==> flow/design.v <==
module mul_A (CLK, RESETn, a, b, y);
	parameter bw = 32;
	input [bw-1:0] a, b;
	input CLK;
	input RESETn;
	output [2*bw-1:0] y;
	reg [bw-1:0] a_pipe [bw-1:0];
	reg [bw-1:0] b_pipe [bw-1:0];
	reg [2*bw-1:0] partials [bw-1:0];
	genvar i, j;
	for(i=0; i<bw; i=i+1) begin : gen1
		always@(posedge CLK) begin
			if(!RESETn) begin
				a_pipe[i] <= 0;
				b_pipe[i] <= 0;
				partials[i] <= 0;
			end
			else begin
				if(i==0) begin
					a_pipe[i] <= a;
					b_pipe[i] <= b;
					partials[i] <=(a_pipe[i][i] ? b_pipe[i] << i : 0);
				end
				else begin
					a_pipe[i] <= a_pipe[i-1];
					b_pipe[i] <= b_pipe[i-1];
					partials[i] <=(a_pipe[i][i] ? b_pipe[i] << i : 0) + partials[i-1];
				end				
			end
		end
	end
	assign y = partials[bw-1];
endmodule
clock: 5.0 ns
lec_check: 0
cap_margin: 20
cell_pad_in_sites_global_placement: 2
core_margin: 2
core_utilization: 40
cts_cluster_diameter: 27
min_routing_layer: met1
slew_margin: 40
run.sh (not shown) runs the stock make flow with config.mk's settings and CLKGATE_MAP_FILE=.
Then changed:
CELL_PAD_IN_SITES_GLOBAL_PLACEMENT = not set   (was 2)
CORE_UTILIZATION = 72   (was 40)
CTS_CLUSTER_DIAMETER = not set   (was 27)
MIN_ROUTING_LAYER = not set   (was met1)
PLACE_DENSITY = 0.95   (was not set)
SETUP_SLACK_MARGIN = 0.21   (was not set)
SLEW_MARGIN = 20   (was 40)
clock period = 3.64 ns   (was 5.0 ns; I/O delays follow)
After rerunning:
- The changed run completed and failed the layout checks on setup timing
- critical path depth went down by 1
- first-iteration DRC count went up by 70%
- non-clock buffer count went up by 94
- sequential share of layout area went up by 4.5 points
- die size went down by 44%
- design area went down by 11%
- via count went up by 3.5%
- setup slack got worse by 1.1 ns

---

Starts from the design.v that is shown in full above.
export LEC_CHECK = 0
export CAP_MARGIN = 20
export CORE_MARGIN = 2
export CORE_UTILIZATION = 68
export CTS_CLUSTER_SIZE = 33
export SLEW_MARGIN = 20
export TNS_END_PERCENT = 5
create_clock -name core_clock -period 2.96 [get_ports {CLK}]
The starting point completed and failed the layout checks on setup timing.
Edit:
Settings changed: CELL_PAD_IN_SITES_DETAIL_PLACEMENT set to 2, CORE_UTILIZATION 68 to 40, CTS_CLUSTER_DIAMETER set to 74, CTS_CLUSTER_SIZE 33 to not set, TNS_END_PERCENT 5 to 65.
Clock period 2.96 ns to 5.0 ns, I/O delays scaled along.
Now the flow reached the layout checks and failed them: capacitance limit, slew limit, setup timing.
Total power fell by 37%.
Sequential share of layout area rose by 2.2 points.
Synthesized area does not change.
Die size rose by about 70%.
Clock-buffer cell count rose by 49.
Wire length rose by 93%.
Worst setup slack loses 1.2 ns.
Non-clock buffer count fell by 998.
Fmax fell by about 47%.
Edit:
Settings changed: ABC_AREA set to 1, CELL_PAD_IN_SITES_DETAIL_PLACEMENT 2 to not set, CORE_UTILIZATION 40 to 72, CTS_CLUSTER_DIAMETER 74 to not set, TNS_END_PERCENT 65 to not set.
Clock period 5.0 ns to 1.45 ns, I/O delays scaled along.
After rerunning: The changed run never finished: it broke off in 4_1_cts (DPL-0033); area after synthesis goes up by a quarter to a third; synthesized cell count came out higher by well over a third; die size came out lower by a quarter to a third.

---

// mul_A: RTL as listed in full above, without the edits since
export LEC_CHECK = 0
export ABC_AREA = 0
export CAP_MARGIN = 20
export CELL_PAD_IN_SITES_DETAIL_PLACEMENT = 0
export CELL_PAD_IN_SITES_GLOBAL_PLACEMENT = 0
export CORE_ASPECT_RATIO = 0.79
export CORE_MARGIN = 2
export CORE_UTILIZATION = 70
export CTS_CLUSTER_DIAMETER = 85
export GPL_TIMING_DRIVEN = 1
export MAX_ROUTING_LAYER = met5
export SETUP_SLACK_MARGIN = -0.05
export SLEW_MARGIN = 20
export TNS_END_PERCENT = 100
create_clock -name core_clock -period 3.05 [get_ports {CLK}]
The baseline finished but fails on negative setup slack.
==> next run, changes <==
==> flow/config.mk (replaced) <==
export PLATFORM = sky130hd
export DESIGN_NAME = mul_A
export DESIGN_NICKNAME = mul_A
export VERILOG_FILES = /design/flow/design.v
export SDC_FILE = /design/flow/constraint.sdc
export NUM_CORES = 4
export LEC_CHECK = 0
export CAP_MARGIN = 20
export CORE_MARGIN = 2
export CORE_UTILIZATION = 72
export CTS_CLUSTER_SIZE = 20
export SLEW_MARGIN = 20
==> flow/constraint.sdc (replaced) <==
create_clock -name core_clock -period 2.88 [get_ports {CLK}]
set_input_delay 0.5760 -clock core_clock [delete_from_list [all_inputs] [get_ports {CLK}]]
set_output_delay 0.5760 -clock core_clock [all_outputs]
set_load 0.01 [all_outputs]
The changed run ended with an error in global routing with GRT-0232.
Synthesized area does not change.
Synthesized cell count is unchanged.
Die size shrinks by about 2.8%.
==> next run, changes <==
--- a/flow/config.mk
+++ b/flow/config.mk
@@ -10,0 +11 @@
+export CTS_CLUSTER_DIAMETER = 92
@@ -11,0 +13 @@
+export SETUP_SLACK_MARGIN = 0.37
==> flow/constraint.sdc (replaced) <==
create_clock -name core_clock -period 3.43 [get_ports {CLK}]
set_input_delay 0.6860 -clock core_clock [delete_from_list [all_inputs] [get_ports {CLK}]]
set_output_delay 0.6860 -clock core_clock [all_outputs]
set_load 0.01 [all_outputs]
Outcome: Now the flow passed the timing, DRC and antenna checks. Die area is unchanged. Area after synthesis is unchanged. Synthesized cell count is unchanged.
==> next run, changes <==
--- a/flow/config.mk
+++ b/flow/config.mk
@@ -10,4 +10 @@
-export CORE_UTILIZATION = 72
-export CTS_CLUSTER_DIAMETER = 92
-export CTS_CLUSTER_SIZE = 20
-export SETUP_SLACK_MARGIN = 0.37
+export CORE_UTILIZATION = 40
==> flow/constraint.sdc (replaced) <==
create_clock -name core_clock -period 4.2 [get_ports {CLK}]
set_input_delay 0.8400 -clock core_clock [delete_from_list [all_inputs] [get_ports {CLK}]]
set_output_delay 0.8400 -clock core_clock [all_outputs]
set_load 0.01 [all_outputs]
Effect: The changed run went through all stages and came out clean. Core utilization came out lower by 35 points. Synthesized area does not change. Sequential share of layout area falls by 0.66 points. Power rose slightly. Worst hold slack improves by 51 ps. Critical path depth stays the same. Clock-buffer cell count increases by 268. Die size increases by well over a third.

---

RTL: the design.v shown in full above, as it stands there.
make LEC_CHECK=0 CAP_MARGIN=20 CORE_MARGIN=2 CORE_UTILIZATION=72 CTS_CLUSTER_DIAMETER=97 CTS_CLUSTER_SIZE=33 SETUP_SLACK_MARGIN=1.02 SLEW_MARGIN=20 finish   # period 3.55 ns
The first run did not get past global routing (ODB-0269).
Change:
--- a/flow/config.mk
+++ b/flow/config.mk
@@ -6,9 +6,10 @@
 export NUM_CORES = 4
 export LEC_CHECK = 0
+export ABC_AREA = 1
 export CAP_MARGIN = 20
+export CORE_ASPECT_RATIO = 1.28
 export CORE_MARGIN = 2
 export CORE_UTILIZATION = 72
-export CTS_CLUSTER_DIAMETER = 97
-export CTS_CLUSTER_SIZE = 33
-export SETUP_SLACK_MARGIN = 1.02
+export CTS_CLUSTER_SIZE = 10
+export SETUP_SLACK_MARGIN = 0.29
 export SLEW_MARGIN = 20
==> flow/constraint.sdc (replaced) <==
create_clock -name core_clock -period 4.08 [get_ports {CLK}]
set_input_delay 0.8160 -clock core_clock [delete_from_list [all_inputs] [get_ports {CLK}]]
set_output_delay 0.8160 -clock core_clock [all_outputs]
set_load 0.01 [all_outputs]
The changed run went through all stages and came out clean.
Area after synthesis increases by a quarter to a third.
Die size increases by a quarter to a third.
Synthesized cell count increases by well over a third.
Change:
--- a/flow/config.mk
+++ b/flow/config.mk
@@ -7,9 +7,9 @@
 export LEC_CHECK = 0
 export ABC_AREA = 1
-export CAP_MARGIN = 20
-export CORE_ASPECT_RATIO = 1.28
+export CAP_MARGIN = 40
 export CORE_MARGIN = 2
 export CORE_UTILIZATION = 72
 export CTS_CLUSTER_SIZE = 10
-export SETUP_SLACK_MARGIN = 0.29
+export PLACE_DENSITY = 0.74
+export SETUP_SLACK_MARGIN = 0.13
 export SLEW_MARGIN = 20
==> flow/constraint.sdc (replaced) <==
create_clock -name core_clock -period 1.45 [get_ports {CLK}]
set_input_delay 0.2900 -clock core_clock [delete_from_list [all_inputs] [get_ports {CLK}]]
set_output_delay 0.2900 -clock core_clock [all_outputs]
set_load 0.01 [all_outputs]
The changed run stopped in global routing.
Die area is about the same.
Synthesized cell count does not change.
Area after synthesis does not change.
Change:
==> flow/config.mk (replaced) <==
export PLATFORM = sky130hd
export DESIGN_NAME = mul_A
export DESIGN_NICKNAME = mul_A
export VERILOG_FILES = /design/flow/design.v
export SDC_FILE = /design/flow/constraint.sdc
export NUM_CORES = 4
export LEC_CHECK = 0
export CAP_MARGIN = 20
export CORE_MARGIN = 2
export CORE_UTILIZATION = 72
export CTS_CLUSTER_SIZE = 40
export PLACE_DENSITY = 0.41
export SETUP_SLACK_MARGIN = 0.97
export SLEW_MARGIN = 20
==> flow/constraint.sdc (replaced) <==
create_clock -name core_clock -period 3.64 [get_ports {CLK}]
set_input_delay 0.7280 -clock core_clock [delete_from_list [all_inputs] [get_ports {CLK}]]
set_output_delay 0.7280 -clock core_clock [all_outputs]
set_load 0.01 [all_outputs]
After rerunning: The new run ended with an error in global routing on ODB-0269; synthesized area decreases by 19%; synthesized cell count drops by 46%; die size drops by 19%.
Change:
--- a/flow/config.mk
+++ b/flow/config.mk
@@ -9,6 +9,5 @@
 export CORE_MARGIN = 2
 export CORE_UTILIZATION = 72
-export CTS_CLUSTER_SIZE = 40
-export PLACE_DENSITY = 0.41
-export SETUP_SLACK_MARGIN = 0.97
+export CTS_CLUSTER_SIZE = 33
+export SETUP_SLACK_MARGIN = 0.21
 export SLEW_MARGIN = 20
With this change the flow finished but fails on setup timing; synthesized cell count stays the same; die area is unchanged; synthesized area does not change.
Change:
--- a/flow/config.mk
+++ b/flow/config.mk
@@ -9,5 +9,5 @@
 export CORE_MARGIN = 2
 export CORE_UTILIZATION = 72
-export CTS_CLUSTER_SIZE = 33
-export SETUP_SLACK_MARGIN = 0.21
+export CTS_CLUSTER_SIZE = 31
+export SETUP_SLACK_MARGIN = 0.97
 export SLEW_MARGIN = 20
=>
- With this change the flow failed in global routing
- synthesized area is unchanged
- die area is unchanged
- synthesized cell count does not change
No activity file was given, so power comes from the tool's default toggle rates.
